### flow/run.sh
#!/bin/bash
# the make line also repeats each setting of config.mk as NAME=value (left out here)
make -C /OpenROAD-flow-scripts/flow DESIGN_CONFIG=/design/flow/config.mk WORK_HOME=/design/flow/orfs CLKGATE_MAP_FILE= finish
### flow/config.mk
export PLATFORM = sky130hd
export DESIGN_NAME = chris_slave
export DESIGN_NICKNAME = chris_slave
export VERILOG_FILES = /design/flow/design.v
export SDC_FILE = /design/flow/constraint.sdc
export NUM_CORES = 4
export LEC_CHECK = 0
export CAP_MARGIN = 15
export CORE_MARGIN = 2
export CORE_UTILIZATION = 72
export CTS_CLUSTER_DIAMETER = 91
export CTS_CLUSTER_SIZE = 13
export GPL_ROUTABILITY_DRIVEN = 0
export PLACE_DENSITY_LB_ADDON = 0.14
export SLEW_MARGIN = 20
### flow/constraint.sdc
create_clock -name core_clock -period 1.81 [get_ports {clock_clk}]
set_input_delay 0.3620 -clock core_clock [delete_from_list [all_inputs] [get_ports {clock_clk}]]
set_output_delay 0.3620 -clock core_clock [all_outputs]
set_load 0.01 [all_outputs]
### flow/design.v
module convolution_core (
input clk,
input reset,
input [31:0] value0,
input [31:0] value1,
input [31:0] value2,
input [31:0] value3,
input [31:0] value4,
input [31:0] value5,
input [31:0] value6,
input [31:0] value7,
input [31:0] value8,
input caculating_start,
output reg caculating_done,
input res_done,
output reg [31:0] ret
);
	parameter kernel0 = 8'd1;
	parameter kernel1 = 8'd2;
	parameter kernel2 = 8'd3;
	parameter kernel3 = 8'd4;
	parameter kernel4 = 8'd5;
	parameter kernel5 = 8'd6;
	parameter kernel6 = 8'd7;
	parameter kernel7 = 8'd8;
	parameter kernel8 = 8'd9;
	reg [31:0] Add0,Add1,Add2,Add3,Add4,Add5,Add6,Add7,Add8;
	reg [1:0] status;
	reg [31:0] reg_31, reg_32, reg_33;
	always @(posedge clk) begin
		if (reset) begin
			status <= 2'b00;
			ret <= 32'hffffffff;
			caculating_done <= 1'b0;
		end else if (status == 2'b00 && caculating_start) begin
			Add0 <= value0 * kernel0;
			Add1 <= value1 * kernel1;
			Add2 <= value2 * kernel2;
			Add3 <= value3 * kernel3;
			Add4 <= value4 * kernel4;
			Add5 <= value5 * kernel5;
			Add6 <= value6 * kernel6;
			Add7 <= value7 * kernel7;
			Add8 <= value8 * kernel8;
			status <= 1'b01;
		end else if (status == 2'b01 && caculating_start) begin
			reg_31 <= Add0+Add1+Add2;
			reg_32 <= Add3+Add4+Add5;
			reg_33 <= Add6+Add7+Add8;
			status <= 2'b10;
		end else if (status == 2'b10 && caculating_start) begin
			ret <= reg_31 + reg_32 + reg_33;
			status <= 2'b11;  
			caculating_done <= 1'b1;
		end else  if (caculating_start == 1'b0)begin
			caculating_done <= 1'b0;
			status <= 2'b00;
		end
	end 
endmodule
`timescale 1 ps / 1 ps
module chris_slave (
		input  wire [3:0]  avs_s0_address,      
		input  wire        avs_s0_read,         
		output wire [31:0] avs_s0_readdata,     
		input  wire        avs_s0_write,        
		input  wire [31:0] avs_s0_writedata,    
		output wire        avs_s0_waitrequest,  
		input  wire        clock_clk,           
		input  wire        reset_reset,         
		output wire        LEDR                 
	);
	reg [31:0] reg_out;
	assign avs_s0_readdata = reg_out;
   reg			Reg_Status_Read;
   reg			Reg_Status_Write;
	reg 			reg_write_done;
	reg 			reg_read_done;
   reg [31:0] 		reg_value[8:0];
	reg 				led_out;
	reg [31:0] reg_res;
   assign avs_s0_waitrequest = Reg_Status_Read&Reg_Status_Write;
	assign LEDR = led_out;
	reg reg_module_caculation_end;
	reg reg_modue_caculating_start;
	reg reg_module_end;
	reg reg_module_start;
   convolution_core instance_convolution(.clk(clock_clk),
	.reset(reset_reset),
	.value0(reg_value[0]),
	.value1(reg_value[1]),
	.value2(reg_value[2]),
	.value3(reg_value[3]),
	.value4(reg_value[4]),
	.value5(reg_value[5]),
	.value6(reg_value[6]),
	.value7(reg_value[7]),
	.value8(reg_value[8]),
	.caculating_start(reg_modue_caculating_start),
	.caculating_done(reg_module_caculation_end),
	.res_done(reg_module_end),
	.ret(reg_res)
	);
	 reg [3:0] reg_current_status, reg_next_status;
	 parameter IDLE = 4'b0001;
    parameter CALCULATING = 4'b0010;
    parameter WAITTING = 4'b0100;
    parameter FINISH = 4'b1000;
	 always@(posedge clock_clk)
    begin
        if(reset_reset)
            reg_current_status <= IDLE;
        else
            reg_current_status <= reg_next_status;
    end
    always@(reg_current_status or reg_read_done or reg_module_caculation_end or reg_write_done or reset_reset)
    begin
        if(reset_reset)
            reg_next_status = IDLE;
        else
        begin
            case(reg_current_status)
                IDLE:reg_next_status = reg_read_done?CALCULATING:IDLE;
                CALCULATING:reg_next_status = reg_module_caculation_end?WAITTING:CALCULATING;
                WAITTING:reg_next_status = reg_write_done?FINISH:WAITTING;
                FINISH: reg_next_status = IDLE;
                default: reg_next_status = IDLE;
            endcase
        end
    end
	 always@(posedge clock_clk) begin
		if (reset_reset) begin
			led_out <= 1'b0;
			reg_module_start<= 1'b0;
			reg_module_end	<= 1'b0;
			reg_modue_caculating_start <= 1'b0;
		end else begin
		case(reg_current_status)
			IDLE: begin
				reg_module_start<= 1'b0;
				reg_module_end	<= 1'b0;
				reg_modue_caculating_start <= 1'b0;
			end
			CALCULATING: begin
				led_out <= 1'b1;
				reg_module_start <= 1'b1;
				reg_modue_caculating_start <= 1'b1;
			end
			WAITTING:begin
				reg_modue_caculating_start <= 1'b0;
				reg_module_end <= 1'b1;
			end
			FINISH:begin
				reg_module_start <= 1'b0;
				reg_module_end	<= 1'b0;
				reg_modue_caculating_start <= 1'b0;
				led_out <= 1'b0;
			end
			default:begin
			end
		endcase
	 end 
	 end
	always @(posedge clock_clk)
	  if (reset_reset) begin
			Reg_Status_Write <= 1'b1;
			reg_read_done <= 1'b0;
			reg_value[0] <= 32'h00000000;
			reg_value[1] <= 32'h00000000;
			reg_value[2] <= 32'h00000000;
			reg_value[3] <= 32'h00000000;
			reg_value[4] <= 32'h00000000;
			reg_value[5] <= 32'h00000000;
			reg_value[6] <= 32'h00000000;
			reg_value[7] <= 32'h00000000;
			reg_value[8] <= 32'h00000000;			
	  end else if (!avs_s0_waitrequest && avs_s0_write) begin
			case (avs_s0_address[3:0])
				4'b0000: reg_value[0] <= avs_s0_writedata;
				4'b0001: reg_value[1] <= avs_s0_writedata;
				4'b0010: reg_value[2] <= avs_s0_writedata;
				4'b0011: reg_value[3] <= avs_s0_writedata;
				4'b0100: reg_value[4] <= avs_s0_writedata;
				4'b0101: reg_value[5] <= avs_s0_writedata;
				4'b0110: reg_value[6] <= avs_s0_writedata;
				4'b0111: reg_value[7] <= avs_s0_writedata;
				4'b1000:begin
					reg_value[8] <= avs_s0_writedata;
					reg_read_done <= 1'b1;  
				end
			endcase		
			Reg_Status_Write <= 1'b1;
	  end else if (avs_s0_waitrequest && avs_s0_write)begin
			Reg_Status_Write <= 1'b0;
	  end else begin
			if(reg_module_end) begin
				reg_read_done <= 1'b0;
			end 
			Reg_Status_Write <= 1'b1;	
	  end
   always @(posedge clock_clk)
	if (reset_reset) begin
		Reg_Status_Read <= 1'b1;	
		reg_write_done <= 1'b0;
		reg_out <= 32'hffffffff;
	end else if (!avs_s0_waitrequest && avs_s0_read) begin
		Reg_Status_Read <= 1'b1;
		reg_write_done <= 1'b1;	
	end else if(avs_s0_waitrequest && avs_s0_read && reg_current_status == WAITTING) begin
		case (avs_s0_address[3:0])
				4'b0000: reg_out <= reg_value[0];
				4'b0001: reg_out <= reg_value[1];
				4'b0010: reg_out <= reg_value[2];
				4'b0011: reg_out <= reg_value[3];
				4'b0100: reg_out <= reg_value[4];
				4'b0101: reg_out <= reg_value[5];
				4'b0110: reg_out <= reg_value[6];
				4'b0111: reg_out <= reg_value[7];
				4'b1000: reg_out <= reg_value[8];
				4'b1001: reg_out <= reg_res;
			default:reg_out <= 32'hffffffff;
		endcase
		Reg_Status_Read <= 1'b0;	
	end else begin
		Reg_Status_Read <= 1'b1;
		if (reg_module_end) begin
			reg_write_done <= 1'b0;
		end
	end
endmodule
==> results.txt, run 1 <==
Implementation results. Total die area landed at 59,800 um2. Counting distinct cell types in the post-synthesis netlist gives 75. Core area landed at 57,500 um2. The biggest area contributor in the post-synthesis netlist is edfxtp_1.

Per the synth stats, the proportion of register bits with asynchronous set or reset is 0%. Measured along the y axis, the die boundary spans 245 um. Mux cell area share after synthesis landed at 0.0990%. The post-synth count of flops with an enable pin is 377.

According to the dpl log, the detail-placed design has an HPWL of 115 mm. Summing every instance area after synthesis gives 41,700 um2. Post-synthesis, Yosys gives the total cell area as 41,700 um2.

Summing the areas of all compound-gate instances in the mapped netlist gives 17.4% of the synthesized area. Total of flip-flops plus latches after synthesis landed at 744. Tally of buffers added on design ports landed at 73.

Count of synthesis-stage warnings from yosys landed at 4. For this run, the register share of the synthesized area comes to 44.8%. Number of rows in the core area landed at 88. At the floorplan stage, the core utilization is reported as 72.5%.

Simple logic cell fraction of the synthesized area landed at 13.0%. In the Yosys report the total cell count is 4,175. Yosys reports that the leading cell type by area covers 27.2% of the netlist area.

Adder and majority gate portion of the synthesized area landed at 17.2%. Progress stopped at 4_1_cts. XOR/XNOR share of the synthesized area landed at 4.98%. After synthesis, the largest family of logic cells by area is AND-OR/OR-AND gates.

After synthesis, the most frequently instantiated cells are nand2_1, a21oi_1, edfxtp_1. Among all flip-flop cells after synthesis, the most frequent one is edfxtp_1. The flow did not finish.

The main area contributors are edfxtp_1, dfxtp_1, ha_1. Synthesized area per cell landed at 9.99 um2. Number of placed instances with taps included landed at 5,801. Counting every instance in the synthesized netlist gives 4,175. The die is 245 um wide. The first error in the log reads "[ERROR DPL-0033] detailed placement checks failed during check placement". Yosys instantiated no cell more often than nand2_1. Per the post-synthesis report, the nets total 4,696.

74 I/O pins were placed.
## through the flow
stage	TNS [ns]	setup slack, ns	hold WS (ns)	area, um2	power (uW)
after detailed placement	-413.82	-1.97	0.425	51900	18900
after global placement	-359.79	-1.82	0.402	51900	18900
after floorplan	-672.24	-1.54	0.400	42900	18400
==> run 2, diff against run 1 <==
ABC_AREA = 1   (was unset)
CAP_MARGIN = 20   (was 15)
CTS_CLUSTER_DIAMETER = 233   (was 91)
CTS_CLUSTER_SIZE = 14   (was 13)
GPL_ROUTABILITY_DRIVEN = unset   (was 0)
PLACE_DENSITY_LB_ADDON = 0.04   (was 0.14)
clock period = 2.7 ns   (was 1.81 ns; I/O delays follow)
==> run 2 against run 1 <==
  * Now fails the layout checks on setup timing
  * Die area grew 11%
  * Synthesized cell count grew 36%
  * Area after synthesis grew 11%
==> results.txt, run 2 <==
Status on the layout run. Fmax landed at 0.355 GHz. Per the summary, power density relative to cell area is 405 nW/um2. Number of top-level pins landed at 74.

The number of antenna violations at the first check in global routing came to 23. In this run, power in combinational logic comes to 894 uW. Switching part of the total landed at 24.0%.

The net switching power in the latest report is 5110 uW. Summed over all layers, the global routing overflow is 0. Final RePlAce weighted congestion landed at 1.11. The number of cells on the worst reg-to-reg path is 11. Number of global-route vias before repair landed at 42,400.

Adder and majority gate portion of the synthesized area landed at 15.6%. In this run, synthesis inferred 377 flip-flops with an integrated enable. After floorplanning, the core was divided into 92 placement rows. The report shows a maximum critical-path fanout of 2. In this run the full chip footprint comes out at 66,200 um2. Final design instance area without fill landed at 52,600 um2. Chip width landed at 257 um. Final worst setup slack landed at -0.115 ns.

Per the hold report, the tightest min-delay path originates at reset_reset. The flow reports power dissipated in sequential cells as 11,800 uW. In this run, power in the clock network comes to 8580 uW. On the final layout, the worst clock skew is 0.0476 ns. Count of different cell masters after synthesis landed at 41. Looking at the reg2reg group, the worst path ends at instance_convolution.reg_31[29].

Signal routing reaches up to met5. Listed in order, past its start point the critical path passes fa_1 -> ha_1 -> a21oi_1 -> buf_4 -> o21ai_0 -> a21oi_1 -> nor2_1 -> nor2_1 -> nand2_1 -> nand2_1 -> nand2_1. The longest clock path from root to sink contains 3 buffers. TritonRoute output was used to compute an average wire per cell of 27.1 um.

The cell that appears most often on the critical path is nand2_1. STA reports a reg2reg setup slack of -0.11 ns. Combinational fraction of design power landed at 4.2%. Placed wire-length estimate landed at 137 mm.

Data arrival time of the critical path landed at 3.25 ns. Residual DRC count landed at 0. TritonCTS built the clock tree. Total of flip-flops plus latches after synthesis landed at 744.

Cts-stage hold buffer count landed at 0. Share of the synthesized area in the top cell type landed at 24.5%. The detailed router placed 46,500 vias in this run. Of all power groups, the one with the highest power is sequential cells. Floorplan core density landed at 73.1%.

Number of nets at floorplan landed at 6,208. Met3 wirelength from detailed routing landed at 33.7 mm. The run finished, with violations left. The main area contributors are edfxtp_1, dfxtp_1, nand2_1. Critical path's largest stage delay landed at 0.53 ns. Counting the warning lines in the Yosys log gives 4. Walking the critical path from launch to capture passes 11 cell instances. Number of fillers in the final layout landed at 3,779.

Transition time at the pin with the least slew margin landed at 1.11 ns. XOR/XNOR share of the synthesized area landed at 3.34%. Fraction of the yosys area taken by sequential cells landed at 40.4%. Post-route period utilization is reported as 104%. Total number of clock tree sinks landed at 744. Relative max-transition margin landed at 25.9%. Leakage power total landed at 0.0225 uW.

For this run, the final setup violation count is recorded as 30. Once detail routing completed, the nets flagged for antenna violations numbered 0. Number of max-cap violations landed at 0. H-tree depth landed at 2. Entering global routing, the biggest net connects 271 pins. Power share of the sequential group landed at 55.5%. The power report lists cell-internal power as 16,200 uW. The synthesized netlist has a Yosys-reported chip area of 46,200 um2. Number of nets at the end of the flow landed at 6,455. STA classifies the critical path endpoint as a register. STA classifies the critical path startpoint as a register.

Checking hold timing, the worst path is listed with class input port to register. Core area landed at 63,200 um2. Summing over the stages, the warning tally comes to 32. For reference, the top cells by count after synthesis are nand2_1, nor2_1, a21oi_1. Clock latency at the later pin of the worst-skew pair landed at 0.70 ns. Number of cell instances after yosys synthesis landed at 5,687. Setup repair after global routing could not meet its margin everywhere.

For reference, the clock transition at the flip-flops on the worst setup and hold paths is 0.08 ns. First-pass iteration count of the detailed router landed at 17. Area growth from synthesis to layout landed at 13.9%. The first global-routing pass estimated 260 mm of wire. Among cell families on the critical path, the largest total delay comes from adder cells. Fraction of registers with async set/reset landed at 0%. Data on the critical path is required at its endpoint by 3.13 ns. The placed instances occupy a cell area of 49,600 um2. Among all cell types in the netlist, the one instantiated most often is nand2_1. The finished layout reports a core utilization of 83.2%.

Final critical path time including I/O delays and setup landed at 2.81 ns. Met1 wire length landed at 60.8 mm. In this run the mean area of a mapped cell was 8.12 um2. Counting endpoints that fail hold in the final report gives 0. Counting the buffers created by CTS gives 59. Number of design-rule violations left by the first detailed-router iteration landed at 9,415. In the synthesized netlist, the dominant kind of combinational cell is simple AND/OR/NAND/NOR gates. Before any placement, the netlist area is recorded as 46,200 um2.

Wire length on met2 landed at 72.5 mm. Depth of the worst hold-timing path landed at 3. OpenSTA lists the critical path endpoint as instance_convolution.reg_31[29]. For the final routed database, the setup TNS stands at -1.27 ns.

Simple logic cell fraction of the synthesized area landed at 20.6%. Routed wire length landed at 185 mm. Area share of and-or/or-and cells after synthesis landed at 13.9%.

The flow reports that the clock network draws 40.3% of the design power. Final tally of max-slew violations landed at 0. The script logs the ratio of routed vias to standard cells as 6.80. Per the timing report, the most critical flop-to-flop path originates at instance_convolution.Add2[20]. The timing report shows that the slowest cell on the worst path is fa_1.

The checks that failed: setup timing. Multiplexer cells account for 0% of the synthesized area. The largest total area in the synthesized netlist belongs to edfxtp_1. Overall global routing resource usage landed at 53.1%.

Per the CTS log, the root buffer master is clkbuf_16. For hold timing, the worst endpoint is Reg_Status_Read. Synthesis produced a netlist whose cell count is 5,687. For this run, the leading register cell type out of synthesis is edfxtp_1. VDD sags by at most 0.540 mV. For reference, the most critical setup path is categorized as register to register. Tally of buffers added on design ports landed at 73.

Vertical die size landed at 257 um. The number of buffers and inverters on the critical path is 1. According to the timing report, the critical path is launched from instance_convolution.Add2[20].
==> run 2: final cells by class <==
cell class                      instances  area [um2]  share of cell area, %
Inverter                              576        2170                   4.13
Clock inverter                          4        92.6                  0.176
Sequential cell                       744       18700                   35.6
Clock buffer                          106        1650                   3.14
Timing Repair Buffer                  351        3180                   6.04
Antenna cell                            4        10.0                 0.0190
Multi-Input combinational cell       4202       25700                   48.9
Tap cell                              846        1060                   2.01
==> run 2: stage by stage <==
step                      worst slack, ns  power [uW]  instances  hold slack, ns
after detailed placement           -0.145       12900       6699           0.415
after CTS                        -0.00506       21000       6812           0.287
final                              -0.115       21300       6833           0.276
after floorplan                     -2.81       12500       5687           0.400
after global routing               -0.209       21500       6830           0.277
after global placement            -0.0168       12900       6698           0.405
==> run 2: what timing repair did <==
action / CTS / global route
hold endpoints to repair: 0 / 0
pin swaps: 9 / 41
setup endpoints to repair: 40 / 103
gates resized: 20 / 254
buffers inserted: 3 / 17
==> run 2: layer usage <==
layer	GRT usage, %	vias to the layer above
li1	-	19600
met1	67.0	21100
met2	73.6	4427
met3	22.5	1276
met4	36.8	38
met5	0.146	-
==> run 3, diff against run 2 <==
CORE_UTILIZATION = 71   (was 72)
CTS_CLUSTER_DIAMETER = 372   (was 233)
CTS_CLUSTER_SIZE = 99   (was 14)
PLACE_DENSITY = 0.38   (was unset)
PLACE_DENSITY_LB_ADDON = unset   (was 0.04)
SETUP_SLACK_MARGIN = 0.38   (was unset)
TNS_END_PERCENT = 5   (was unset)
clock period = 2.36 ns   (was 2.7 ns; I/O delays follow)
==> run 3 against run 2 <==
  * The flow now stops in 5_1_grt
  * Area after synthesis stayed put
  * Die area is 1.4% higher
  * Synthesized cell count stayed put
==> results.txt, run 3 <==
Implementation results. The most common cell in the synthesized netlist is nand2_1. Among the non-sequential cells, simple AND/OR/NAND/NOR gates take the most area. Number of buffers added by the clock tree synthesis step landed at 11. Yosys reported that registers with async set or reset make up 0%.

Count of synthesis-stage warnings from yosys landed at 4. The die is 259 um wide. Cell area after technology mapping landed at 46,200 um2. Worst-case setup slack after placement landed at -0.461 ns. Number of placed instances with taps included landed at 7,113. A synthesized cell averages 8.12 um2.

XOR/XNOR share of the synthesized area landed at 3.34%. Total of flip-flops plus latches after synthesis landed at 744. H-tree depth landed at 1.

In the post-synthesis netlist, the biggest area contributors are edfxtp_1, dfxtp_1, nand2_1. After Yosys synthesis, AND-OR and OR-AND compound gates account for 13.9% of the synthesized area. The HPWL after detailed placement is 142 mm. By count the netlist is led by nand2_1, nor2_1, a21oi_1. Number of cell instances after yosys synthesis landed at 5,687.

CTS saw 744 sinks. Count of different cell masters after synthesis landed at 41. Final RePlAce weighted congestion landed at 1.14. Vertical die size landed at 259 um. Number of rows in the core area landed at 93. Buffer levels on the longest clock path landed at 3. Of the post-synthesis cell area, the part taken by muxes is 0%. Total die area landed at 67,100 um2. Per the synthesis report, the dominant area consumer among library cells is edfxtp_1. Core area landed at 64,300 um2. The stage where the run came to a stop is 5_1_grt.

Per the synthesis report, the single largest cell type by area occupies 24.5% of cell area. Clock tree synthesis selected as its root buffer the cell clkbuf_16. The floorplan step records an initial core utilization of 71.8%.

The number of nets handed over by synthesis was 6,208. For reference, full adder, half adder and majority cells occupy 15.6% of the area reported after synthesis. Once placement finished, the instance area stood at 52,800 um2. The cell-mix breakdown from Yosys lists the simple-gate area share as 20.6%. Per the placement log, port buffering inserted 73 buffers. The commonest register cell is edfxtp_1.

Yosys stat chip area landed at 46,200 um2. Fraction of the yosys area taken by sequential cells landed at 40.4%. Number of top-level pins landed at 74.

In the synthesized netlist, the number of instances is 5,687. Number of enable flip-flop cells landed at 377. The flow did not finish.
## run 3: timing repair
| item | in CTS |
|---|---|
| buffers inserted | 18 |
| endpoints found under the hold margin | 0 |
| resized | 662 |
| hold buffers | 0 |
| pin swaps | 148 |
| setup endpoints to repair | 275 |
## run 3: metrics by stage
stage | TNS (ns) | util [%]
after floorplan | -1128.92 | -
after global placement | -43.98 | 82.0
after detailed placement | -66.51 | 82.0
after CTS | -15.93 | 86.7
==> run 4, diff against run 3 <==
CAP_MARGIN = 0   (was 20)
CORE_UTILIZATION = 72   (was 71)
CTS_CLUSTER_DIAMETER = 233   (was 372)
CTS_CLUSTER_SIZE = 14   (was 99)
HOLD_SLACK_MARGIN = 0.29   (was unset)
PLACE_DENSITY = unset   (was 0.38)
PLACE_DENSITY_LB_ADDON = 0.04   (was unset)
SETUP_SLACK_MARGIN = 0.75   (was 0.38)
TNS_END_PERCENT = unset   (was 5)
clock period = 2.7 ns   (was 2.36 ns; I/O delays follow)
==> run 4 against run 3 <==
  * The run again fails in 5_1_grt
  * Synthesized cell count did not move
  * Die area fell by 1.4%
  * Area after synthesis stayed put
==> results.txt, run 4 <==
Implementation results. Count of synthesis-stage warnings from yosys landed at 4. Synthesized area per cell landed at 8.12 um2. Note, the detailed placer reported a final HPWL of 135 mm. Per the synth stats, the proportion of register bits with asynchronous set or reset is 0%.

Of all cell types, the one taking the most synthesized area is edfxtp_1. Floorplan core density landed at 73.1%. The flow halted during 5_1_grt.

The longest clock path from root to sink contains 3 buffers. Ranked by instance count, the synthesized netlist is headed by nand2_1, nor2_1, a21oi_1. Tally of buffers added on design ports landed at 73.

Per the synthesis report, the adder-cell share of the synthesized area is 15.6%. Number of instances in the synthesized netlist landed at 5,687. The synthesis stats list as the most numerous cell nand2_1. Vertical die size landed at 257 um. Before any placement, the netlist area is recorded as 46,200 um2.

Total die area landed at 66,200 um2. Sorting the synthesized cells by area gives the leading types as edfxtp_1, dfxtp_1, nand2_1. Looking at the cell usage after synthesis, the top flip-flop cell is edfxtp_1.

Number of buffers added by the clock tree synthesis step landed at 59. Measured along the x axis, the die boundary spans 257 um. Final RePlAce weighted congestion landed at 1.17. In this run, distinct cell masters in the synthesized netlist total 41. The top cell type by area accounts for 24.5% of the synthesized area. Overall global routing resource usage landed at 75.6%. 74 I/O pins were placed. XOR/XNOR share of the synthesized area landed at 3.34%.

Summing the areas of all and, or, nand and nor instances in the mapped netlist gives 20.6% of the synthesized area. At floorplan, the net count of the design was reported as 6,208. The run stopped with a tool error. Yosys mapped a number of flops with a built-in enable equal to 377. Yosys stat chip area landed at 46,200 um2. The tool reported: "[ERROR GRT-0232] Routing congestion too high. Check the congestion heatmap in the GUI". Summing the areas of all compound-gate instances in the mapped netlist gives 13.9% of the synthesized area. Total number of clock tree sinks landed at 744. The core region is 63,200 um2.

Number of cell instances after yosys synthesis landed at 5,687. Mux cell area share after synthesis landed at 0%. The cell sitting at the root of the clock tree is a clkbuf_16. After synthesis, the largest family of logic cells by area is simple AND/OR/NAND/NOR gates. Of the synthesized area, sequential elements account for 40.4%. The H-tree generated during clock tree synthesis spans 2 levels. The post-synth register bit count is 744. The initialized floorplan defines 92 standard-cell rows. Total grt overflow landed at 265.
-- run 4: metrics by stage --
step           util (%)  worst slack [ns]  setup TNS, ns  cell area [um2]  cells
3_3_place_gp       78.8            0.0224              0            49800   6544
2_1_floorplan         -             -2.81       -1021.63            47700   5687
3_5_place_dp       78.8          0.000123              0            49800   6544
4_1_cts            86.2            0.0329              0            54500   6751
-- run 4: metal layers --
metal | GRT overflow | global-route usage (%)
met1 | 12 | 79.5
met2 | 144 | 89.9
met3 | 11 | 61.7
met4 | 97 | 68.0
met5 | 1 | 31.2
-- run 4: what timing repair did --
| item | 4_1_cts |
|---|---|
| buffers inserted | 95 |
| gates resized | 506 |
| hold endpoints to repair | 4 |
| pin swaps | 243 |
| cloned | 0 |
| hold buffers | 3 |
| endpoints found under the setup margin | 280 |
==> run 5, diff against run 4 <==
ABC_AREA = 0   (was 1)
CAP_MARGIN = 20   (was 0)
CORE_UTILIZATION = 70   (was 72)
CTS_CLUSTER_DIAMETER = 354   (was 233)
CTS_CLUSTER_SIZE = 15   (was 14)
HOLD_SLACK_MARGIN = unset   (was 0.29)
PLACE_DENSITY_LB_ADDON = unset   (was 0.04)
SETUP_SLACK_MARGIN = -0.19   (was 0.75)
clock period = 2.57 ns   (was 2.7 ns; I/O delays follow)
==> run 5 against run 4 <==
  * The layout now fails its checks (setup timing)
  * Synthesized cell count is 27% lower
  * Area after synthesis fell by 9.7%
  * Die area decreased by 7.0%
==> results.txt, run 5 <==
Status on the layout run. Residual DRC count landed at 0. By count the netlist is led by nand2_1, a21oi_1, edfxtp_1. Worst hold-check slack landed at 0.209 ns. The biggest area contributor in the post-synthesis netlist is edfxtp_1.

Measured against its own limit, the worst slew margin works out to 12.8%. Synthesized area per cell landed at 9.99 um2. Cell area after technology mapping landed at 41,700 um2. The sequential power reported by the tool is 12,400 uW. Final cycle utilization of the critical path landed at 160%. Depth of the worst register-to-register path landed at 13.

During placement, the flow inserted port buffers numbering 73. Total number of clock tree sinks landed at 744. Sequential cells were found to cover 44.8% of the synthesized design area. The main area contributors are edfxtp_1, dfxtp_1, ha_1. Average via count per standard cell landed at 7.55. Final critical path time including I/O delays and setup landed at 4.11 ns. TritonCTS built the clock tree.

The most critical min-delay path falls under input port to register. After synthesis the netlist holds a flip-flop and latch count of 744. Number of nets at floorplan landed at 4,696. Of all nets on the critical path, the largest fanout is 4. Summed over its instances, the top area cell type makes up 27.2% of the synthesized netlist area.

Number of placed instances with taps included landed at 5,587. For this run, the top clock speed supported by timing is 0.243 GHz. The flow ran to the end, but the layout failed its checks. Count of buffering cells on the critical path with inverters included landed at 1. The synthesis report gives the async set-or-reset register share as 0%. Global-route wire length before repair landed at 230 mm. Setup repair after global routing could not meet its margin everywhere. Yosys stat chip area landed at 41,700 um2. Across every metal layer, demand over resource in global routing totals 50.3%. The number of antenna violations at the first check in global routing is 14.

The congestion estimate from routability-driven global placement came to 1.00. Number of nets at the end of the flow landed at 5,518. The run did not pass the layout checks because of setup timing. The most used flip-flop cell after synthesis is edfxtp_1. STA classifies the critical path startpoint as a register. Clock latency at the later pin of the worst-skew pair landed at 0.69 ns. For reference, the mux area share after synthesis is 0.0990%. Excluding fillers, the count of instances in the completed layout stands at 5,827. Adder and majority gate portion of the synthesized area landed at 17.2%. Total power normalized to cell area comes to 399 nW/um2. Number of top-level pins landed at 74. Cts-stage hold buffer count landed at 0. The first routing iteration left 8,526 violations. The worst hold path begins at reset_reset.

Simple logic cell fraction of the synthesized area landed at 13.0%. STA shows the worst min-delay path finishing at reg_value[3][24]. Final tally of max-slew violations landed at 0. The worst setup path is of the register to register kind. Per the timing report, the most critical flop-to-flop path originates at instance_convolution.Add4[13].

The slowest stage of the critical path belongs to the cell fa_1. Number of hold violations in the final report landed at 0. Per the run report, area growth between synthesis and finish was 31.4%. For this run, the share of the core covered by cells in the final layout is 93.0%. Hold analysis shows the worst path with a depth of 2. Per the post-CTS timing run, clock transition at the registers of the reported paths is 0.08 ns. Per STA, the library cell used most along the worst path is nor2_1.

The core region is 58,900 um2. From bottom edge to top edge, the die measures 248 um. After Yosys synthesis, AND-OR and OR-AND compound gates account for 17.4% of the synthesized area.

Sorting the synthesis cell report by count puts at the top nand2_1. Per report_power, the clock group accounts for 40.0% of the total. Leakage power total landed at 0.0239 uW. Ranked by power, first place goes to sequential cells. The CTS report gives the tree buffer count as 55.

Power share of the sequential group landed at 56.7%. The worst setup path is captured at a register. The netlist uses 75 different library cells.

Logic depth of the worst path, buffers included landed at 13. Number of rows in the core area landed at 89. The endpoint identified for the worst register-to-register timing path is instance_convolution.reg_32[24].

Total chip power landed at 21,800 uW. Tracing the worst setup path back leads to its startpoint at instance_convolution.Add4[13]. Final worst setup slack landed at -1.54 ns. Chip width landed at 248 um. Combinational logic power landed at 735 uW.

Per the OpenROAD power report, switching power amounts to 5120 uW. For reference, the critical path is captured by instance_convolution.reg_32[24]. The clock network consumes a total of 8730 uW.

On the critical path the largest part of the delay comes from AND-OR/OR-AND gates. Entering global routing, the biggest net connects 161 pins. Grouping non-sequential cells by family puts the most area in AND-OR/OR-AND gates. Sum of negative setup slack landed at -151.62 ns. In this run switching power makes up 23.4% of total power. The OpenROAD report gives the critical path a required time of 2.98 ns.

XOR/XNOR share of the synthesized area landed at 4.98%. Transition time at the pin with the least slew margin landed at 1.31 ns. The logs give a warning total of 34. Critical path's largest stage delay landed at 0.88 ns.

The number of global-route vias before repair came to 39,600. Nets still carrying antenna violations after routing amount to 0. In the log, the iteration count for the first detailed-route pass is 16.

The synthesized netlist was found by Yosys to have 4,175 cells. The global route stage reports its total congestion overflow as 0. Per the layout report, the design carries 1,896 filler cells. Total die area landed at 61,500 um2. Number of instances in the synthesized netlist landed at 4,175. Walking the worst path, the cells encountered are fa_1 -> ha_1 -> o21ai_0 -> nor2_1 -> nor2_1 -> a31oi_2 -> a311o_1 -> buf_4 -> a21oi_4 -> nor2b_2 -> a221o_1 -> a21oi_2 -> xnor2_1. Count of synthesis-stage warnings from yosys landed at 4. H-tree depth landed at 2. Buffer levels on the longest clock path landed at 3.

IR analysis of the VDD net gives a maximum drop of 0.574 mV. Number of vias after detailed routing landed at 44,000. Slack of the worst reg-to-reg path landed at -1.54 ns. Count of final setup violators landed at 206.

The run reported a max-capacitance violation count of 0. Data on the critical path arrives at its endpoint at 4.52 ns. The post-synth count of flops with an enable pin is 377. The internal portion of the total power is 16,700 uW. The root buffer cell chosen for the clock tree is clkbuf_16.

Per the detail_route report, routed wire per instance is 32.5 um. Routed wire length landed at 189 mm. The floorplan step records an initial core utilization of 70.8%. Combinational cells account for 3.4% of the total power.

On the final layout, the worst clock skew is 0.0487 ns. Placed wire-length estimate landed at 98.9 mm.
## run 5: cell type report
class                           instances  area [um2]  share of cell area (%)
Sequential cell                       744       18700                    34.2
Antenna cell                           11        27.5                  0.0502
Inverter                               83         329                   0.601
Timing Repair Buffer                  957        8170                    14.9
Multi-Input combinational cell       3156       25000                    45.6
Clock inverter                          1        8.76                  0.0160
Clock buffer                          102        1600                    2.91
Tap cell                              773         967                    1.77
## run 5: repair_timing
action / CTS / global route
endpoints found under the setup margin: 156 / 169
setup buffers: 109 / 107
pin swaps: 291 / 290
gates resized: 466 / 248
## run 5: per-layer routing
metal  vias to the layer above  share of wire [%]  track usage (%)
li1                      16700                  -                -
met1                     20200                 30             63.4
met2                      5136                 40             75.6
met3                      1966                 20             18.9
met4                        22                 10             26.3
met5                         -               0.24             1.11
## run 5: through the flow
stage	instance area, um2	worst slack, ns
global route	54800	-1.91
global placement	48900	-1.19
finish	54800	-1.54
floorplan	41700	-0.923
detailed placement	48900	-1.38
CTS	53200	-1.07
==> run 6, diff against run 5 <==
ABC_AREA = 1   (was 0)
CAP_MARGIN = 0   (was 20)
CELL_PAD_IN_SITES_DETAIL_PLACEMENT = 2   (was unset)
CORE_UTILIZATION = 29   (was 70)
CTS_CLUSTER_DIAMETER = 28   (was 354)
CTS_CLUSTER_SIZE = 31   (was 15)
GPL_ROUTABILITY_DRIVEN = 0   (was unset)
SETUP_SLACK_MARGIN = 0.0   (was -0.19)
SLEW_MARGIN = 10   (was 20)
TNS_END_PERCENT = 20   (was unset)
clock period = 3.18 ns   (was 2.57 ns; I/O delays follow)
==> run 6 against run 5 <==
  * Synthesized cell count increased by 36%
  * Die area grew to 2.6 times the previous value
  * The run now fails in 5_1_grt
  * Area after synthesis grew 11%
==> results.txt, run 6 <==
Implementation results. Buffers inserted to repair hold after CTS numbered 0. Mux cell area share after synthesis landed at 0%. Count of different cell masters after synthesis landed at 41.

The flow did not finish. Share of the synthesized area in the top cell type landed at 24.5%. By area, the combinational part of the netlist is dominated by simple AND/OR/NAND/NOR gates. Total number of clock tree sinks landed at 744. The run ended at 5_1_grt.

Fraction of the yosys area taken by sequential cells landed at 40.4%. Tally of buffers added on design ports landed at 73. Fraction of registers with async set/reset landed at 0%. Total of flip-flops plus latches after synthesis landed at 744.

In this run, CTS created clock tree buffers numbering 192. Vertical die size landed at 403 um. Per the Yosys statistics, synthesis produced 5,687 cells. The most frequently used library cell after synthesis is nand2_1. Summing the areas of all and, or, nand and nor instances in the mapped netlist gives 20.6% of the synthesized area. Synthesized area per cell landed at 8.12 um2. Core area landed at 158,000 um2. Including well taps, the total number of placed cells is 7,747.

The die covers 162,000 um2. 74 I/O pins were placed. The stat command in Yosys gives a chip area of 46,200 um2. According to the floorplan log, the row count is 146. In this run the cell area of the synthesized design comes to 46,200 um2. Per the CTS log, the buffer count on the longest clock path is 3. Placed wire-length estimate landed at 216 mm. The horizontal die dimension reported for this design is 403 um. Per the CTS log, the maximum H-tree level is 4. The synthesis report names the predominant flop master as edfxtp_1. Area share of and-or/or-and cells after synthesis landed at 13.9%.

The main area contributors are edfxtp_1, dfxtp_1, nand2_1. Sorting the Yosys area breakdown by cell type puts at the top edfxtp_1. The share of the core area taken by cells at floorplan is 29.2%. Yosys mapped a number of flops with a built-in enable equal to 377. Synthesis handed over a netlist of 5,687 instances. Clock tree synthesis selected as its root buffer the cell clkbuf_16. Adder and majority gate portion of the synthesized area landed at 15.6%. Count of synthesis-stage warnings from yosys landed at 4. Number of nets at floorplan landed at 6,208. XOR/XNOR share of the synthesized area landed at 3.34%. Ranked by instance count, the synthesized netlist is headed by nand2_1, nor2_1, a21oi_1.
run 6: what timing repair did:
action / CTS
endpoints found under the setup margin: 64
pin swaps: 6
buffers inserted: 2
gates resized: 146
run 6: metrics by stage:
step           worst slack (ns)  instance area [um2]
2_1_floorplan             -2.42                46300
3_3_place_gp              0.258                49700
3_5_place_dp             -0.180                49700
4_1_cts                 -0.0148                57000
==> run 7, diff against run 6 <==
ABC_AREA = 0   (was 1)
CAP_MARGIN = 20   (was 0)
CELL_PAD_IN_SITES_DETAIL_PLACEMENT = unset   (was 2)
CORE_ASPECT_RATIO = 0.71   (was unset)
CORE_UTILIZATION = 70   (was 29)
CTS_CLUSTER_DIAMETER = unset   (was 28)
CTS_CLUSTER_SIZE = unset   (was 31)
GPL_ROUTABILITY_DRIVEN = unset   (was 0)
MAX_ROUTING_LAYER = met4   (was unset)
SETUP_SLACK_MARGIN = 1.12   (was 0.0)
SLEW_MARGIN = 20   (was 10)
TNS_END_PERCENT = unset   (was 20)
clock period = 3.77 ns   (was 3.18 ns; I/O delays follow)
==> run 7 against run 6 <==
  * The layout now fails its checks (setup timing)
  * Area after synthesis decreased by 9.7%
  * Synthesized cell count decreased by 27%
  * Die area decreased by 62%
==> results.txt, run 7 <==
Status on the layout run. The floorplan step set the die height to 210 um. Critical path's largest stage delay landed at 0.71 ns. Sorting the synthesized cells by area gives the leading types as edfxtp_1, dfxtp_1, ha_1. The clock network accounts for 46.6% of the total power.

Total die area landed at 61,600 um2. Leakage power total landed at 0.0214 uW. Worst-case setup slack after placement landed at -0.0537 ns. Per the timing report, the biggest fanout along the worst path comes to 5.

Once detail routing completed, the nets flagged for antenna violations numbered 0. After Yosys synthesis, AND-OR and OR-AND compound gates account for 17.4% of the synthesized area. Net switching is 22.4% of the power. Number of nets at the end of the flow landed at 4,985. The STA report counts the stages on the worst setup path as 14. The report puts the hold buffer count at CTS at 0. Fraction of the yosys area taken by sequential cells landed at 44.8%. Sequential-cell power consumption landed at 8440 uW. At the end of the flow the core is filled with cells to 87.8%. In the placement report, post-DP HPWL is listed as 97.9 mm.

The power report attributes to the combinational group a share of 2.6%. Of the combinational cells, the family taking the most area is AND-OR/OR-AND gates. Final worst setup slack landed at -0.460 ns. Per the synthesis report, the single largest cell type by area occupies 27.2% of cell area. The horizontal die dimension reported for this design is 294 um. The total area inside the core boundary comes to 58,900 um2. The setup check on the worst reg-to-reg path leaves a slack of -0.46 ns. Power spent charging and discharging nets landed at 3720 uW. The run finished, with violations left. The number of antenna violations at the first check in global routing came to 8. In this run the critical path is formed by fa_1 -> ha_1 -> a21oi_2 -> o21ai_0 -> nand2_1 -> a31oi_1 -> buf_4 -> a311o_1 -> buf_4 -> a21oi_2 -> nor2b_2 -> a221o_1 -> a21oi_2 -> xnor2_1. The critical path in this run is classified as register to register. Final design instance area without fill landed at 51,700 um2.

Count of synthesis-stage warnings from yosys landed at 4. For this design, the slowest cell found on the critical path is fa_1. The checks that failed: setup timing. Per the timing report, the most critical flop-to-flop path originates at instance_convolution.Add5[9]. STA classifies the critical path endpoint as a register. For reference, the top cells by count after synthesis are nand2_1, a21oi_1, edfxtp_1. Clock latency at the later pin of the worst-skew pair landed at 0.65 ns. Depth of the worst hold-timing path landed at 0.

The mapped netlist covers 41,700 um2. Entering global routing, the biggest net connects 144 pins. Per the finish-stage timing summary, setup violations number 11.

The worst hold path terminates at instance_convolution.reg_32[0]. For the worst min-delay path, the startpoint reported by OpenROAD is instance_convolution.Add4[0]. Number of buffers added by the clock tree synthesis step landed at 73. For this configuration, the core starts out at a cell density of 70.7%. Average via count per standard cell landed at 7.34. By instance count, the cell type seen most on the critical path is a21oi_2.

Tracing the worst setup path back leads to its startpoint at instance_convolution.Add5[9]. TritonCTS built the clock tree. The cell family contributing the most delay on the critical path is AND-OR/OR-AND gates. Number of nets at floorplan landed at 4,696.

In this run, placement finished with an instance count of 4,952. At the pin with the least slew margin, the transition time is 0.949 ns. Number of warnings the tools reported landed at 35. Per the post-synthesis report, the number of cells in the design is 4,175. Yosys mapped a number of flops with a built-in enable equal to 377. The report lists the power per cell area as 321 nW/um2.

Logic depth along the worst register-to-register path is recorded as 14. Looking at the clock tree report, the maximum root-to-sink buffer count equals 3. Counting pins that exceed their max-slew limit in the final report gives 0. Global-route wire length before repair landed at 215 mm. Synthesized area per cell landed at 9.99 um2. The cell-mix breakdown from Yosys lists the simple-gate area share as 13.0%. The final timing summary puts the cycle share of the worst path at 112%. Total number of clock tree sinks landed at 744. STA lists the endpoint of the worst register-to-register path as instance_convolution.reg_32[24]. The data arrival time reported for the critical path is 4.61 ns.

Data required time of the worst path landed at 4.15 ns. The most critical setup path has its endpoint at instance_convolution.reg_32[24]. STA classifies the critical path startpoint as a register.

In this run the core area contains 75 standard-cell rows. The final timing report lists clock skew as 0.0272 ns. Leaving out filler cells and counting taps, the final layout contains 5,305. Total grt overflow landed at 0. nand2_1 is the most common cell in the netlist. H-tree depth landed at 3. Number of hold violations in the final report landed at 0. First-pass iteration count of the detailed router landed at 12. The largest part of the power goes to sequential cells.

The count of buffers added on input and output ports is 73. Post-detailed-placement cell area landed at 44,000 um2. edfxtp_1 takes more of the synthesized area than any other cell.

Power drawn by the clock network landed at 7750 uW. Dividing the detail-routed wire length by the instance count gives 31.7 um. Relative max-transition margin landed at 36.6%. Power share of the sequential group landed at 50.7%. The script parses the final routing iteration and logs DRC violations as 0. Counting both buffers and inverters, the worst setup path holds a total of 2. Mux cell area share after synthesis landed at 0.0990%.

The tightest min-delay check is of the register to register type. For this run, the total global-route usage over all layers was measured as 48.8%. Number of global-route vias before repair landed at 34,700. Combinational logic power landed at 439 uW.

RePlAce ended its routability-driven mode at a weighted congestion of 1.06. Total of flip-flops plus latches after synthesis landed at 744. 74 I/O pins were placed. Per the power-grid run, VDD falls by no more than 0.332 mV. Number of cell instances after yosys synthesis landed at 4,175.

Timing would allow up to 0.236 GHz. Final critical path time including I/O delays and setup landed at 4.23 ns. For this run, the chip area from Yosys synthesis comes to 41,700 um2.

Compared with the post-synthesis result, the final layout area differs by 24.1%. Fraction of registers with async set/reset landed at 0%. Synthesis instantiated 75 different standard cells from the library. Per the run summary, max-cap violations total 0. For this block, the routed nets add up to 168 mm of wire.

The internal power of the cells totals 12,900 uW. The tree is rooted in a clkbuf_16. The final route contains 38,900 vias.

XOR/XNOR share of the synthesized area landed at 4.98%. Summing the areas of all fa, ha and maj instances in the mapped netlist gives 17.2% of the synthesized area. Number of design-rule violations left by the first detailed-router iteration landed at 7,458.

Per the post-CTS timing run, clock transition at the registers of the reported paths is 0.07 ns. In the synthesized netlist the dominant register cell turns out to be edfxtp_1. Sum of negative setup slack landed at -2.30 ns. Setup repair after global routing could not meet its margin everywhere.
## run 7: through the flow
| stage | hold slack, ns | power, uW |
|---|---|---|
| 6_report | 0.421 | 16600 |
| 3_5_place_dp | 0.406 | 9010 |
| 5_1_grt | 0.425 | 16800 |
| 3_3_place_gp | 0.400 | 9000 |
| 2_1_floorplan | 0.400 | 8810 |
| 4_1_cts | 0.421 | 16400 |
## run 7: what timing repair did
action / in CTS / in global routing
setup endpoints to repair: 175 / 202
pin swaps: 238 / 244
resized: 422 / 349
endpoints found under the hold margin: 0 / 0
buffers inserted: 138 / 69
## run 7: final cells by class
| class | instances | area, um2 |
|---|---|---|
| diodes | 12 | 30.0 |
| fillers | 2688 | 7210 |
| clock inverters | 22 | 254 |
| flip-flops and latches | 744 | 18800 |
| inverters | 83 | 327 |
| well taps | 770 | 963 |
| repair buffers | 406 | 3830 |
| multi-input cells | 3156 | 25300 |
| clock buffers | 112 | 2190 |
## run 7: routing by layer
metal	track usage, %	wire length [um]	vias up
met2	63.7	66000	4082
met1	66.2	57200	18100
met5	-	0	-
met4	13.5	10200	0
li1	-	-	15700
met3	25.1	35000	1028
==> run 8, diff against run 7 <==
ABC_AREA = unset   (was 0)
CAP_MARGIN = 15   (was 20)
CORE_ASPECT_RATIO = unset   (was 0.71)
CORE_UTILIZATION = 72   (was 70)
CTS_CLUSTER_DIAMETER = 91   (was unset)
CTS_CLUSTER_SIZE = 23   (was unset)
MAX_ROUTING_LAYER = unset   (was met4)
PLACE_DENSITY_LB_ADDON = 0.14   (was unset)
SETUP_SLACK_MARGIN = 0.65   (was 1.12)
clock period = 2.28 ns   (was 3.77 ns; I/O delays follow)
==> run 8 against run 7 <==
  * Synthesized cell count did not move
  * The flow now stops in 4_1_cts
  * Die area shrank 2.8%
  * Area after synthesis is the same
==> results.txt, run 8 <==
Implementation results. Worst-case setup slack after placement landed at -1.54 ns. Mux cell area share after synthesis landed at 0.0990%. The mapped netlist covers 41,700 um2.

The main area contributors are edfxtp_1, dfxtp_1, ha_1. Placed wire-length estimate landed at 108 mm. Synthesized area per cell landed at 9.99 um2. Floorplan core density landed at 72.5%. Yosys reported a register bit count of 744. Count of different cell masters after synthesis landed at 75. By count the netlist is led by nand2_1, a21oi_1, edfxtp_1. Number of top-level pins landed at 74.

Counting every net in the synthesized netlist gives 4,696. Simple logic cell fraction of the synthesized area landed at 13.0%. Of all cell types, the one taking the most synthesized area is edfxtp_1. Number of enable flip-flop cells landed at 377. After its last routability iteration, the placer logged a weighted congestion of 0.996. Number of rows in the core area landed at 88. Per the synth stats, the flop cell with the highest instance count is edfxtp_1. After Yosys synthesis, full adders, half adders and majority gates account for 17.2% of the synthesized area. The cell-mix breakdown from Yosys lists the compound-gate area share as 17.4%. Count of synthesis-stage warnings from yosys landed at 4.

Number of instances in the synthesized netlist landed at 4,175. Of the total synthesized cell area, the portion taken by XOR and XNOR cells is 4.98%. Number of cell instances after yosys synthesis landed at 4,175.

Yosys stat chip area landed at 41,700 um2. Chip width landed at 245 um. The floorplan step defined a core boundary enclosing 57,500 um2.

Share of the synthesized area in the top cell type landed at 27.2%. Measured along the y axis, the die boundary spans 245 um. Among the non-sequential cells, AND-OR/OR-AND gates take the most area. Post-detailed-placement cell area landed at 49,900 um2. It got as far as 4_1_cts and failed there. nand2_1 is the most common cell in the netlist. The synthesis report gives the async set-or-reset register share as 0%. Tally of buffers added on design ports landed at 73. The tool reported: "[ERROR DPL-0033] detailed placement checks failed during check placement". Number of placed instances with taps included landed at 5,689. The overall die size recorded for this design is 59,800 um2. The run stopped with a tool error. Fraction of the yosys area taken by sequential cells landed at 44.8%.
-- run 8: stage by stage --
step | total power [uW] | hold slack, ns
after global placement | 15000 | 0.401
after floorplan | 14600 | 0.400
after detailed placement | 15000 | 0.405
==> run 9, diff against run 8 <==
ABC_AREA = 1   (was unset)
CAP_MARGIN = 0   (was 15)
CTS_CLUSTER_DIAMETER = 233   (was 91)
CTS_CLUSTER_SIZE = 14   (was 23)
PLACE_DENSITY_LB_ADDON = 0.04   (was 0.14)
SETUP_SLACK_MARGIN = unset   (was 0.65)
TNS_END_PERCENT = 5   (was unset)
clock period = 2.36 ns   (was 2.28 ns; I/O delays follow)
==> run 9 against run 8 <==
  * The run fails in 5_1_grt
  * Die area is 11% higher
  * Synthesized cell count is 36% higher
  * Area after synthesis is 11% higher
==> results.txt, run 9 <==
Implementation results. By area, the combinational part of the netlist is dominated by simple AND/OR/NAND/NOR gates. XOR/XNOR share of the synthesized area landed at 3.34%. CTS placed an instance of clkbuf_16 at the clock tree root. The synthesized netlist has a Yosys-reported chip area of 46,200 um2. Before placement the cells fill 73.1% of the core. Share of the synthesized area in the top cell type landed at 24.5%. The most common cell in the synthesized netlist is nand2_1. Setup slack on the worst path after placement came out at -0.502 ns. Looking at the clock tree report, the H-tree level count equals 2.

Simple logic cell fraction of the synthesized area landed at 20.6%. The tool reported: "[ERROR GRT-0232] Routing congestion too high. Check the congestion heatmap in the GUI". Detailed placement finished with a half-perimeter wire length of 141 mm. It got as far as 5_1_grt and failed there. Row generation in the floorplan step produced 92 rows.

Number of instances in the synthesized netlist landed at 5,687. Pin placement for this block handled 74 I/O pins. In the synthesized netlist, mux cells make up 0% of the area.

The number of cells reported by Yosys stat comes to 5,687. Adder and majority gate portion of the synthesized area landed at 15.6%. At the end of routability-driven placement, the weighted congestion stood at 1.13. Number of enable flip-flop cells landed at 377. The flow did not finish. For this design, the CTS-stage hold fixing added 0 buffers.

Clock tree synthesis inserted a total of 59 buffers. For reference, the top cells by area after synthesis are edfxtp_1, dfxtp_1, nand2_1. Measured along the x axis, the die boundary spans 257 um. Once placement finished, the instance area stood at 52,600 um2.

For this run, the number of Yosys warnings is 4. Synthesized area per cell landed at 8.12 um2. Fraction of registers with async set/reset landed at 0%. According to the floorplan report, the die height is 257 um. Input and output buffers added on the ports amount to 73. Total of flip-flops plus latches after synthesis landed at 744. Total number of clock tree sinks landed at 744. The synthesized design spends more area on one cell type than any other, namely edfxtp_1. The total area inside the core boundary comes to 63,200 um2.

Number of nets at floorplan landed at 6,208. By count the netlist is led by nand2_1, nor2_1, a21oi_1. Buffer levels on the longest clock path landed at 3.

Overall global routing resource usage landed at 87.7%. Per the synthesis report, the number of distinct cell types is 41. Total grt overflow landed at 698.

Total die area landed at 66,200 um2. The commonest register cell is edfxtp_1. Summing every instance area after synthesis gives 46,200 um2. Area share of and-or/or-and cells after synthesis landed at 13.9%. Sequential elements use 40.4% of the synthesized area.
==> run 9: metrics by stage <==
stage | total power, uW | hold WS (ns) | instances | utilization (%)
after floorplan | 14300 | 0.400 | 5687 | -
after detailed placement | 14800 | 0.415 | 7076 | 83.2
after CTS | 24200 | 0.172 | 7190 | 88.2
after global placement | 14800 | 0.411 | 7076 | 83.2
==> run 9: layer usage <==
layer | GRT usage [%] | GRT overflow
met4 | 87.7 | 245
met2 | 97.4 | 313
met1 | 86.8 | 62
met3 | 79.9 | 67
met5 | 61.1 | 11
==> run 9: timing repair <==
action,in CTS
pin swaps,65
gates resized,318
setup buffers,3
endpoints found under the setup margin,154
==> run 10, diff against run 9 <==
CELL_PAD_IN_SITES_DETAIL_PLACEMENT = 2   (was unset)
CELL_PAD_IN_SITES_GLOBAL_PLACEMENT = 1   (was unset)
CORE_MARGIN = 5   (was 2)
CORE_UTILIZATION = 29   (was 72)
CTS_CLUSTER_DIAMETER = 28   (was 233)
CTS_CLUSTER_SIZE = 31   (was 14)
GPL_ROUTABILITY_DRIVEN = 0   (was unset)
PLACE_DENSITY_LB_ADDON = 0.28   (was 0.04)
SETUP_SLACK_MARGIN = 0.0   (was unset)
SLEW_MARGIN = 10   (was 20)
TNS_END_PERCENT = 20   (was 5)
clock period = 3.18 ns   (was 2.36 ns; I/O delays follow)
==> run 10 against run 9 <==
  * The run now finishes clean
  * Area after synthesis unchanged
  * Die area grew to 2.5 times the previous value
  * Synthesized cell count is the same
==> results.txt, run 10 <==
Status on the layout run. In the hold timing report, the worst path depth is 3. In the final report, the number of hold violations comes to 0. The endpoint of the worst hold path is reported as Reg_Status_Read.

According to the timing report, the critical path is captured at instance_convolution.Add4[31]. Highest fanout seen on the critical path landed at 4. Once detail routing completed, the nets flagged for antenna violations numbered 0.

Hold is met by 0.338 ns. The dominant power group in this design is the clock network. After synthesis, the largest family of logic cells by area is simple AND/OR/NAND/NOR gates.

Switching part of the total landed at 22.8%. Data on the critical path arrives at its endpoint at 3.61 ns. Routed wire length landed at 229 mm. Final tally of max-slew violations landed at 0.

The capture point of the worst register-to-register path is recorded as instance_convolution.Add4[31]. edfxtp_1 takes more of the synthesized area than any other cell. Tally of buffers added on design ports landed at 73. For this run the detailed placement stage logged an HPWL of 177 mm.

Setup violations remaining at the end of the flow were counted as 0. In this run, synthesis inferred 377 flip-flops with an integrated enable. Total die area landed at 167,000 um2.

Number of rows in the core area landed at 146. The clock network power reported by the tool is 21,700 uW. Residual DRC count landed at 0.

STA classifies the critical path endpoint as a register. Clock network fraction of total power landed at 66.6%. Per the synth log, the flip-flop and latch total comes to 744. Cell area after technology mapping landed at 46,200 um2. The worst path uses 95.9% of the clock period. After synthesis, flip-flops and latches occupy 40.4% of the total area. For this design the ratio of total power to cell area is 567 nW/um2. Simple logic cell fraction of the synthesized area landed at 20.6%. First-pass iteration count of the detailed router landed at 5.

The flow reports that combinational logic draws 2.4% of the design power. STA classifies the critical path startpoint as a register. Per the STA report, the cell with the highest stage delay on the worst path is fa_1. Per STA, the startpoint of the critical path is reg_value[4][1].

Number of cell instances after yosys synthesis landed at 5,687. Count of synthesis-stage warnings from yosys landed at 4. The timing report notes that buffer and inverter cells on the critical path total 0.

Number of max-cap violations landed at 0. The number of global-route vias before repair was 47,600. Clock slew at the register clock pins of the worst setup and hold paths landed at 0.05 ns. Power share of the sequential group landed at 31.0%. Post-CTS timing repair inserted 0 buffers for setup.

In the synthesized netlist, the cells that appear most often are nand2_1, nor2_1, a21oi_1. For reference, the critical path cell chain is ha_1 -> ha_1 -> fa_1 -> nand3_1 -> nand2_1 -> nand2_1 -> o211ai_1 -> nand2_1 -> nand2_1 -> nand2_1 -> nand2_1 -> nand2_1 -> nand2_1. Logic depth of the worst path, buffers included landed at 13.

Peak ir drop on the vdd network landed at 0.520 mV. Counting stages on the worst path, the most repeated cell is nand2_1. Total grt overflow landed at 0. Average via count per standard cell landed at 5.44. STA reports the tightest min-delay check as being of type input port to register.

In the synthesis report, Yosys lists the chip area as 46,200 um2. Per STA, the worst path accumulates the most delay in the family simple AND/OR/NAND/NOR gates. Synthesized area per cell landed at 8.12 um2. The first global-routing pass estimated 331 mm of wire. Setup repair after global routing left no endpoint under its margin.

The timing report gives the biggest stage delay along the critical path as 0.51 ns. Number of instances in the synthesized netlist landed at 5,687. Fraction of registers with async set/reset landed at 0%. TritonCTS built the clock tree. Depth of the worst register-to-register path landed at 13. Per the detail_route report, the via count comes to 44,500. STA puts the critical path data required time at 3.74 ns.

Area share of and-or/or-and cells after synthesis landed at 13.9%. The die is 409 um tall. Count of different cell masters after synthesis landed at 41.

In this run, power in combinational logic comes to 783 uW. The cell sitting at the root of the clock tree is a clkbuf_16. Adder and majority gate portion of the synthesized area landed at 15.6%.

Largest net degree at the start of global routing landed at 174. Power spent charging and discharging nets landed at 7440 uW. The pin closest to its max-slew limit shows a slew of 1.04 ns. The final timing report gives a worst setup slack of 0.131 ns.

Looking at the reg2reg group, the worst path starts from reg_value[4][1]. Power attributed to sequential cells is 10,100 uW. Warnings raised by the tools during the run amount to 30. TritonCTS created 205 clock buffers. Per the log, the first TritonRoute iteration ended with a DRC count of 4,029.

Fmax landed at 0.328 GHz. Total number of clock tree sinks landed at 744. Mux cell area share after synthesis landed at 0%.

The synthesis stats list as the most numerous cell nand2_1. The most used flip-flop cell after synthesis is edfxtp_1. The flow ran to the end and the layout has no timing, DRC or antenna violations. H-tree depth landed at 4.

The startpoint identified for the worst hold timing path is reset_reset. Per the synthesis report, the single largest cell type by area occupies 24.5% of cell area. Yosys attributes the largest share of cell area to edfxtp_1, dfxtp_1, nand2_1. Number of antenna violations at the first check in global routing landed at 9. Core area landed at 158,000 um2. Per the post-place timing report, worst setup slack is 0.0372 ns. Cts-stage hold buffer count landed at 0.

Before placement the cells fill 29.2% of the core. Slack of the worst reg-to-reg path landed at 0.13 ns. Chip width landed at 409 um.

Number of nets at floorplan landed at 6,208. Area growth from synthesis to layout landed at 24.5%. Number of top-level pins landed at 74. Internal power component landed at 25,200 uW. The global routing report lists combined usage of all routing layers as 26.6%. The later pin in the worst-skew pair is clocked with a latency of 0.83 ns. Leakage power total landed at 0.0244 uW.

The setup path with the least slack is of type register to register. Checking max transition, the worst relative margin is 30.5%. Dividing the detail-routed wire length by the instance count gives 28.0 um. Buffer levels on the longest clock path landed at 3. The filler cells instantiated in the layout total 17,600. Clock skew on the completed layout was measured at 0.0653 ns. The routed design could run at a clock period as short as 3.05 ns. In the final design database the tool counted 6,455 nets. XOR/XNOR share of the synthesized area landed at 3.34%.
-- run 10: cell type report --
class	instances	area [um2]	area share (%)
Tap cell	2072	2590	4.51
Clock buffer	276	5860	10.2
Sequential cell	744	18700	32.5
Inverter	576	2170	3.77
Antenna cell	2	5.00	0.00871
Clock inverter	114	1480	2.57
Multi-Input combinational cell	4202	24800	43.1
Timing Repair Buffer	205	1970	3.42
-- run 10: per-layer routing --
| layer | GRT usage [%] | up-vias | wire length, um |
|---|---|---|---|
| li1 | - | 19700 | - |
| met2 | 42.9 | 1677 | 104000 |
| met4 | 12.6 | 0 | 12100 |
| met5 | 0 | - | 0 |
| met3 | 5.16 | 423 | 16900 |
| met1 | 34.5 | 22700 | 96500 |
-- run 10: per-stage QoR --
stage / cell area [um2] / TNS [ns] / cells / utilization (%) / total power [uW]
2_1_floorplan: 46300 / -876.86 / 5687 / - / 10600
3_3_place_gp: 50100 / 0 / 7799 / 31.6 / 11000
3_5_place_dp: 50100 / 0 / 7799 / 31.6 / 11000
5_1_grt: 57500 / 0 / 8189 / 36.3 / 33400
4_1_cts: 57500 / 0 / 8189 / 36.3 / 32700
6_report: 57500 / 0 / 8191 / 36.3 / 32600
-- run 10: repair_timing --
item | 4_1_cts | 5_1_grt
resized | 1 | 6
endpoints found under the setup margin | 1 | 9
pin swaps | 0 | 1
==> run 11, diff against run 10 <==
ABC_AREA = unset   (was 1)
CELL_PAD_IN_SITES_DETAIL_PLACEMENT = 0   (was 2)
CELL_PAD_IN_SITES_GLOBAL_PLACEMENT = unset   (was 1)
CORE_MARGIN = 2   (was 5)
CORE_UTILIZATION = 72   (was 29)
CTS_CLUSTER_DIAMETER = 190   (was 28)
GPL_ROUTABILITY_DRIVEN = 1   (was 0)
HOLD_SLACK_MARGIN = -0.08   (was unset)
PLACE_DENSITY = 0.64   (was unset)
PLACE_DENSITY_LB_ADDON = unset   (was 0.28)
TNS_END_PERCENT = 90   (was 20)
clock period = 2.06 ns   (was 3.18 ns; I/O delays follow)
==> run 11 against run 10 <==
  * The run now fails in 5_1_grt
  * Area after synthesis decreased by 9.7%
  * Die area decreased by 64%
  * Synthesized cell count decreased by 27%
==> results.txt, run 11 <==
Implementation results. Count of synthesis-stage warnings from yosys landed at 4. Number of top-level pins landed at 74. Adder and majority gate portion of the synthesized area landed at 17.2%. Vertical die size landed at 245 um. Summed over all nets, the half-perimeter wirelength after detailed placement is 108 mm.

The placement summary gives the final routability congestion estimate as 0.987. Summing the areas of all xor and xnor instances in the mapped netlist gives 4.98% of the synthesized area. The first error in the log reads "[ERROR GRT-0232] Routing congestion too high. Check the congestion heatmap in the GUI". Synthesis produced 4,175 cells. Total of flip-flops plus latches after synthesis landed at 744. Per the TritonCTS log, the buffer count is 27. After synthesis the cells add up to 41,700 um2. Yosys instantiated no cell more often than nand2_1. Fraction of the yosys area taken by sequential cells landed at 44.8%. Count of different cell masters after synthesis landed at 75. The tree built by TritonCTS fans out to 744 sinks.

Counting flops with a built-in enable in the synthesized netlist gives 377. Looking at the clock tree report, the H-tree level count equals 1. Floorplan core density landed at 72.5%. Synthesized area per cell landed at 9.99 um2.

According to the floorplan report, the placeable core area is 57,500 um2. The cell-mix breakdown from Yosys lists the simple-gate area share as 13.0%. In the synthesized netlist, the dominant kind of combinational cell is AND-OR/OR-AND gates. After synthesis, the chip area reported by Yosys is 41,700 um2.

Row generation in the floorplan step produced 88 rows. Total grt overflow landed at 8,973. Share of the synthesized area in the top cell type landed at 27.2%. Overall global routing resource usage landed at 116%. The synthesized design spends more area on one cell type than any other, namely edfxtp_1. Buffer levels on the longest clock path landed at 3. Yosys attributes the largest share of cell area to edfxtp_1, dfxtp_1, ha_1. Mux cell area share after synthesis landed at 0.0990%. The synthesis report names the predominant flop master as edfxtp_1. The flow did not finish. Chip width landed at 245 um. By count the netlist is led by nand2_1, a21oi_1, edfxtp_1. The tree is rooted in a clkbuf_16. Number of nets at floorplan landed at 4,696. The synthesized netlist devotes 17.4% of its cell area to compound gates. At the placement stage, the worst setup path has a slack of -1.77 ns. Number of cell instances after yosys synthesis landed at 4,175. The die covers 59,800 um2. For this run, asynchronously set or reset flops after synthesis account for 0%. Per the placement log, port buffering inserted 73 buffers. The flow halted during 5_1_grt.
==> run 11: metrics by stage <==
stage | instance area, um2 | util (%) | instances | total power (uW) | hold WS (ns)
CTS | 54500 | 94.8 | 5901 | 23300 | 0.0467
detailed placement | 50100 | 87.2 | 5717 | 16600 | 0.428
global placement | 50100 | 87.2 | 5717 | 16600 | 0.402
floorplan | 41800 | - | 4175 | 16100 | 0.400
==> run 11: repair_timing <==
action	4_1_cts
pin swaps	337
hold buffers	0
resized	556
setup buffers	156
setup endpoints to repair	242
==> run 11: layer usage <==
layer	GRT overflow	global-route usage, %
met5	56	84.8
met4	1529	125
met3	377	91.8
met2	6777	156
met1	234	97.2
==> run 12, diff against run 11 <==
ABC_AREA = 0   (was unset)
CAP_MARGIN = 20   (was 0)
CELL_PAD_IN_SITES_DETAIL_PLACEMENT = unset   (was 0)
CORE_UTILIZATION = 70   (was 72)
CTS_CLUSTER_DIAMETER = 354   (was 190)
CTS_CLUSTER_SIZE = 15   (was 31)
GPL_ROUTABILITY_DRIVEN = unset   (was 1)
HOLD_SLACK_MARGIN = unset   (was -0.08)
PLACE_DENSITY = unset   (was 0.64)
SETUP_SLACK_MARGIN = 0.68   (was 0.0)
SLEW_MARGIN = 20   (was 10)
TNS_END_PERCENT = unset   (was 90)
clock period = 2.56 ns   (was 2.06 ns; I/O delays follow)
==> run 12 against run 11 <==
  * The run again fails in 5_1_grt
  * Area after synthesis unchanged
  * Synthesized cell count is the same
  * Die area increased by 2.8%
==> results.txt, run 12 <==
Implementation results. In this run the count of I/O pins placed on the die edge is 74. Number of cell instances after yosys synthesis landed at 4,175. Placed wire-length estimate landed at 99.1 mm.

The run stopped with a tool error. For this run, the leading register cell type out of synthesis is edfxtp_1. Sequential cells were found to cover 44.8% of the synthesized design area.

The die covers 61,500 um2. Yosys stat chip area landed at 41,700 um2. Area share of and-or/or-and cells after synthesis landed at 17.4%. Looking at the clock tree report, the maximum root-to-sink buffer count equals 3. For reference, the top cells by area after synthesis are edfxtp_1, dfxtp_1, ha_1. In the synthesized netlist, the dominant kind of combinational cell is AND-OR/OR-AND gates. Looking at the gate-level netlist, the highest instance count belongs to nand2_1. The number of nets in the synthesized netlist is 4,696. Core area landed at 58,900 um2. In this run the clock root is driven by a clkbuf_16. Chip width landed at 248 um. For this configuration, the core starts out at a cell density of 70.8%. Once synthesis finished, the tally of register bits stood at 744. After its last routability iteration, the placer logged a weighted congestion of 1.02. Number of rows in the core area landed at 89. edfxtp_1 takes more of the synthesized area than any other cell. Vertical die size landed at 248 um. Synthesized area per cell landed at 9.99 um2. It got as far as 5_1_grt and failed there. Count of different cell masters after synthesis landed at 75. Worst-case setup slack after placement landed at -1.30 ns.

CTS built an H-tree with a depth of 2. Post-detailed-placement cell area landed at 48,800 um2. Number of enable flip-flop cells landed at 377. The synthesized netlist devotes 13.0% of its cell area to simple gates.

Tally of buffers added on design ports landed at 73. Number of buffers added by the clock tree synthesis step landed at 55. Total number of clock tree sinks landed at 744. Cts-stage hold buffer count landed at 0.

Count of synthesis-stage warnings from yosys landed at 4. Total grt overflow landed at 84. Mux cell area share after synthesis landed at 0.0990%. Counting every instance in the synthesized netlist gives 4,175. The first error in the log reads "[ERROR GRT-0232] Routing congestion too high. Check the congestion heatmap in the GUI".

Per the synthesis report, the single largest cell type by area occupies 27.2% of cell area. Counting flops with an async set or reset pin after synthesis yields a share of 0%. Across every metal layer, demand over resource in global routing totals 78.9%. Adder and majority gate portion of the synthesized area landed at 17.2%. XOR/XNOR share of the synthesized area landed at 4.98%. By count the netlist is led by nand2_1, a21oi_1, edfxtp_1. The cell area that synthesis handed to floorplanning was 41,700 um2.
[run 12: repair_timing]
| action | in CTS |
|---|---|
| setup buffers | 119 |
| resized | 542 |
| gates cloned | 0 |
| pin swaps | 305 |
| setup endpoints to repair | 486 |
[run 12: metal layers]
metal	GRT overflow	global-route usage [%]
met2	28	93.4
met3	7	67.6
met1	1	77.9
met5	2	41.0
met4	46	76.8
[run 12: metrics by stage]
| step | cells | util (%) | setup TNS [ns] | hold WS, ns |
|---|---|---|---|---|
| 2_1_floorplan | 4175 | - | -353.31 | 0.400 |
| 3_3_place_gp | 5573 | 82.9 | -103.11 | 0.409 |
| 3_5_place_dp | 5573 | 82.9 | -120.23 | 0.420 |
| 4_1_cts | 5795 | 91.3 | -82.05 | 0.195 |
Power figures rest on the tool's default switching activity, not on a simulated workload.
